==> inputs of build 42 <==
==> flow/design.v <==
module rotational_cordic_stage #(parameter rot, i, n) (
  output logic signed [n:0] xprime, yprime,
  output logic signed [15:0] theta_out,
  input logic signed [n:0] x, y,
  input logic signed [15:0] theta
);
logic sigma;
assign sigma = theta[15] === 1;
assign theta_out = sigma ? theta + rot : theta - rot;
assign xprime = sigma ? x + (y >>> i) : x - (y >>> i);
assign yprime = sigma ? y - (x >>> i) : y + (x >>> i);
endmodule
module rotational_cordic (
  output logic data_out_rot,
  output logic [15:0] xprime,
  output logic [15:0] yprime,
  input logic [15:0] x,
  input logic [15:0] y,
  input logic [15:0] theta,
  input logic clk, reset, start
);
parameter logic [255:0] rot_lut = {
	16'd12868,	 
	16'd7596,	 
	16'd4014,	 
	16'd2037,	 
	16'd1023,	 
	16'd512,	 
	16'd256,	 
	16'd128,	 
	16'd64,		 
	16'd32,		 
	16'd16,		 
	16'd8,		 
	16'd4,		 
	16'd2,		 
	16'd1,		 
	16'd0		 
};
parameter k = 0.607252935;
parameter int k_scaled = 9949;	 
parameter stages = 16;
parameter n = 16;
logic signed [n:0] r_x[stages], r_y[stages];
logic signed [15:0] r_theta[stages];
logic r_data_out[stages];
assign r_x[0] = {x[15], x};
assign r_y[0] = {y[15], y};
assign r_theta[0] = theta;
assign r_data_out[0] = start;
logic signed [n:0] x_out[stages], y_out[stages];
logic signed [15:0] theta_out[stages];
assign data_out_rot = r_data_out[stages - 1];
logic signed [n:0] x_prime, y_prime;
assign x_prime = x_out[stages - 1] * k_scaled /  (1 << 14);
assign y_prime = y_out[stages - 1] * k_scaled /  (1 << 14);
assign xprime = {x_prime[n], x_prime[n - 2:0]};
assign yprime = {y_prime[n], y_prime[n - 2:0]};
genvar i;
generate
for (i = 0; i < stages - 1; i++)
begin: registers
	always_ff @(posedge clk, posedge reset)
		if (reset)
		begin
			r_x[i + 1] <= 0;
			r_y[i + 1] <= 0;
			r_theta[i + 1] <= 0;
			r_data_out[i + 1] <= 0;
		end
		else
		begin
			r_x[i + 1] <= x_out[i];
			r_y[i + 1] <= y_out[i];
			r_theta[i + 1] <= theta_out[i];
			r_data_out[i + 1] <= r_data_out[i];
		end
end
for (i = 0; i < stages; i++)
begin: calcStages
	rotational_cordic_stage #(.rot(rot_lut[16*(15-i) +: 16]), .i(i), .n(n)) s0 (
		.x(r_x[i]), .y(r_y[i]), .theta(r_theta[i]),
		.xprime(x_out[i]), .yprime(y_out[i]), .theta_out(theta_out[i]), .*
	);
end
endgenerate
endmodule
==> flow/run.sh <==
#!/bin/bash
# the make line also repeats each setting of config.mk as NAME=value (left out here)
make -C /OpenROAD-flow-scripts/flow DESIGN_CONFIG=/design/flow/config.mk WORK_HOME=/design/flow/orfs CLKGATE_MAP_FILE= finish
==> flow/config.mk <==
export PLATFORM = sky130hd
export DESIGN_NAME = rotational_cordic
export DESIGN_NICKNAME = rotational_cordic
export VERILOG_FILES = /design/flow/design.v
export SDC_FILE = /design/flow/constraint.sdc
export NUM_CORES = 4
export LEC_CHECK = 0
export CAP_MARGIN = 20
export CORE_MARGIN = 2
export CORE_UTILIZATION = 40
export GPL_ROUTABILITY_DRIVEN = 0
export GPL_TIMING_DRIVEN = 0
export SETUP_SLACK_MARGIN = 4.03
export SLEW_MARGIN = 20
export TNS_END_PERCENT = 50
==> flow/constraint.sdc <==
create_clock -name core_clock -period 14.5 [get_ports {clk}]
set_input_delay 2.9000 -clock core_clock [delete_from_list [all_inputs] [get_ports {clk}]]
set_output_delay 2.9000 -clock core_clock [all_outputs]
set_load 0.01 [all_outputs]
==> trial 74 (differences from build 42) <==
- CORE_UTILIZATION: 40 -> 72
- CTS_CLUSTER_DIAMETER: not set -> 36
- CTS_CLUSTER_SIZE: not set -> 19
- GPL_ROUTABILITY_DRIVEN: 0 -> not set
- GPL_TIMING_DRIVEN: 0 -> not set
- PLACE_DENSITY_LB_ADDON: not set -> 0.28
- SETUP_SLACK_MARGIN: 4.03 -> -0.96
- TNS_END_PERCENT: 50 -> not set
==> flow/constraint.sdc (replaced) <==
create_clock -name core_clock -period 11.1 [get_ports {clk}]
set_input_delay 2.2200 -clock core_clock [delete_from_list [all_inputs] [get_ports {clk}]]
set_output_delay 2.2200 -clock core_clock [all_outputs]
set_load 0.01 [all_outputs]
==> comparison table <==
	trial 74	build 42
Actual slew at the worst max-slew pin	1.073 ns	1.035 ns
Number of rows in the core area	111	149
Routed wire length	169.7 mm	152.4 mm
Via count of the routed design	54000	50180
Routed wirelength normalized by instance count	19.27 um	15.81 um
Result of the run	failed layout checks	timing/DRC/antenna clean
Layout check failures	setup timing	-
Util after Layout	0.8264	0.4624
Area enclosed by the die boundary	94350 um^2	168700 um^2
Core region area	91390 um^2	164600 um^2
Sequential cell area	18740 um^2	18750 um^2
Period utilization	1.080	0.8746
All-layer global routing usage	0.3613	0.1801
Highest routed layer	met5	met4
Logic share of the area	0.5897	0.5976
Wire length of the first global-routing pass	277.0 mm	252.6 mm
Final-stage net count	8794	8645
Count of inserted tapcells	1186	2189
Number of global-route vias before repair	55400	51290

==> inputs of job 1274 <==
RTL: the design.v shown in full above, as it stands there.
export LEC_CHECK = 0
export CAP_MARGIN = 20
export CORE_MARGIN = 4
export CORE_UTILIZATION = 40
export GPL_ROUTABILITY_DRIVEN = 1
export GPL_TIMING_DRIVEN = 0
export HOLD_SLACK_MARGIN = 0.29
export PLACE_DENSITY = 0.78
export SETUP_SLACK_MARGIN = 4.03
export SLEW_MARGIN = 40
export TNS_END_PERCENT = 70
create_clock -name core_clock -period 14.5 [get_ports {clk}]
run.sh (not shown) runs the stock make flow with config.mk's settings and CLKGATE_MAP_FILE=.
==> job 1294 (differences from job 1274) <==
Settings changed: CORE_MARGIN 4 to 2, GPL_ROUTABILITY_DRIVEN 1 to default, GPL_TIMING_DRIVEN 0 to default, HOLD_SLACK_MARGIN 0.29 to default, PLACE_DENSITY 0.78 to default, SETUP_SLACK_MARGIN 4.03 to default, SLEW_MARGIN 40 to 20, TNS_END_PERCENT 70 to default.
==> flow/constraint.sdc (replaced) <==
create_clock -name core_clock -period 12.7 [get_ports {clk}]
set_input_delay 2.5400 -clock core_clock [delete_from_list [all_inputs] [get_ports {clk}]]
set_output_delay 2.5400 -clock core_clock [all_outputs]
set_load 0.01 [all_outputs]
==> results <==
Of job 1274 and job 1294, job 1294 has the higher hold slack (gap 0.010 ns).
Clock-buffer cell count: job 1274 is higher than job 1294 (1).
Against job 1274, the sequential share of layout area of job 1294 is higher by 0.62 points.
Of job 1294 and job 1274, job 1274 has the higher via count (gap about 4%, measured against job 1274).
In job 1274 the setup slack is higher than in job 1294, by 1.3 ns.
Synthesized cell count is the same in job 1274 and job 1294.
Non-clock buffer count: job 1274 is higher than job 1294 (140).
Critical path depth: job 1274 is higher than job 1294 (3).
Area after synthesis is the same in job 1274 and job 1294.

==> inputs of willow <==
RTL: the design.v shown in full above, as it stands there.
clock: 7.06 ns
lec_check: 0
abc_area: 1
cap_margin: 15
core_aspect_ratio: 0.52
core_margin: 2
core_utilization: 72
cts_cluster_diameter: 209
cts_cluster_size: 22
hold_slack_margin: -0.07
setup_slack_margin: 1.84
slew_margin: 20
==> inputs of xenon, as changes to willow <==
- ABC_AREA: 1 -> unset
- CAP_MARGIN: 15 -> 20
- CORE_ASPECT_RATIO: 0.52 -> unset
- CORE_UTILIZATION: 72 -> 40
- CTS_CLUSTER_DIAMETER: 209 -> unset
- CTS_CLUSTER_SIZE: 22 -> unset
- GPL_ROUTABILITY_DRIVEN: unset -> 0
- GPL_TIMING_DRIVEN: unset -> 0
- HOLD_SLACK_MARGIN: -0.07 -> 0.29
- PLACE_DENSITY: unset -> 0.78
- SETUP_SLACK_MARGIN: 1.84 -> 4.03
- SLEW_MARGIN: 20 -> 40
- TNS_END_PERCENT: unset -> 50
==> flow/constraint.sdc (replaced) <==
create_clock -name core_clock -period 14.5 [get_ports {clk}]
set_input_delay 2.9000 -clock core_clock [delete_from_list [all_inputs] [get_ports {clk}]]
set_output_delay 2.9000 -clock core_clock [all_outputs]
set_load 0.01 [all_outputs]
==> inputs of ember, as changes to willow <==
- ABC_AREA: 1 -> unset
- CAP_MARGIN: 15 -> 20
- CORE_ASPECT_RATIO: 0.52 -> unset
- CORE_UTILIZATION: 72 -> 71
- CTS_CLUSTER_DIAMETER: 209 -> 36
- CTS_CLUSTER_SIZE: 22 -> 19
- HOLD_SLACK_MARGIN: -0.07 -> unset
- PLACE_DENSITY_LB_ADDON: unset -> 0.28
- SETUP_SLACK_MARGIN: 1.84 -> -0.96
==> flow/constraint.sdc (replaced) <==
create_clock -name core_clock -period 11.2 [get_ports {clk}]
set_input_delay 2.2400 -clock core_clock [delete_from_list [all_inputs] [get_ports {clk}]]
set_output_delay 2.2400 -clock core_clock [all_outputs]
set_load 0.01 [all_outputs]
==> inputs of amber, as changes to willow <==
- ABC_AREA: 1 -> unset
- CAP_MARGIN: 15 -> 20
- CORE_ASPECT_RATIO: 0.52 -> unset
- CORE_UTILIZATION: 72 -> 68
- CTS_CLUSTER_DIAMETER: 209 -> unset
- CTS_CLUSTER_SIZE: 22 -> 96
- HOLD_SLACK_MARGIN: -0.07 -> unset
- SETUP_SLACK_MARGIN: 1.84 -> 2.23
- TNS_END_PERCENT: unset -> 15
==> flow/constraint.sdc (replaced) <==
create_clock -name core_clock -period 7.77 [get_ports {clk}]
set_input_delay 1.5540 -clock core_clock [delete_from_list [all_inputs] [get_ports {clk}]]
set_output_delay 1.5540 -clock core_clock [all_outputs]
set_load 0.01 [all_outputs]
==> impl_metrics.yaml <==
# synthesis and place-and-route metrics
outcome:
  violations: "setup timing"
  outcome: "finished with violations"
synthesis:
  synthTopCellsByCount: "ha_1, inv_1, dfrtp_1, xnor2_1, a21oi_1"
  ys_cells: 7044
grt:
  use_met2: 0.562
sta:
  finalWorstSetupSlack_ns: -3.29
  setup_violations: 32
detailed_routing:
  wl_um: 158000
  top_layer: "met4"
# the run above: amber

==> impl_metrics.yaml <==
# synthesis and place-and-route metrics
detailed_routing:
  top_layer: "met4"
  wl_um: 152000
grt:
  use_met2: 0.332
outcome:
  outcome: "timing/DRC/antenna clean"
synthesis:
  synthTopCellsByCount: "ha_1, inv_1, dfrtp_1, xnor2_1, a21oi_1"
  ys_cells: 7044
sta:
  setup_violations: 0
# the run above: xenon

==> impl_metrics.yaml <==
# synthesis and place-and-route metrics
critical_path:
  critPathKind: "reg2out"
detailed_routing:
  wl_um: 240000
  top_layer: "met5"
synthesis:
  synthTopCellsByCount: "nand2_1, inv_1, ha_1, dfrtp_1, a21oi_1"
  yosysUniqueCellTypes: 54
sta:
  finalWorstSetupSlack_ns: -3.90
  setup_violations: 32
outcome:
  outcome: "finished with violations"
  violations: "setup timing"
# the run above: willow

==> impl_metrics.yaml <==
# synthesis and place-and-route metrics
sta:
  finalWorstSetupSlack_ns: -0.802
  setup_violations: 32
detailed_routing:
  top_layer: "met4"
  wl_um: 168000
finish:
  clkbuf_count: 123
synthesis:
  ys_cells: 7044
flow_run:
  drv_cap: 0
outcome:
  violations: "setup timing"
  outcome: "finished with violations"
# the run above: ember

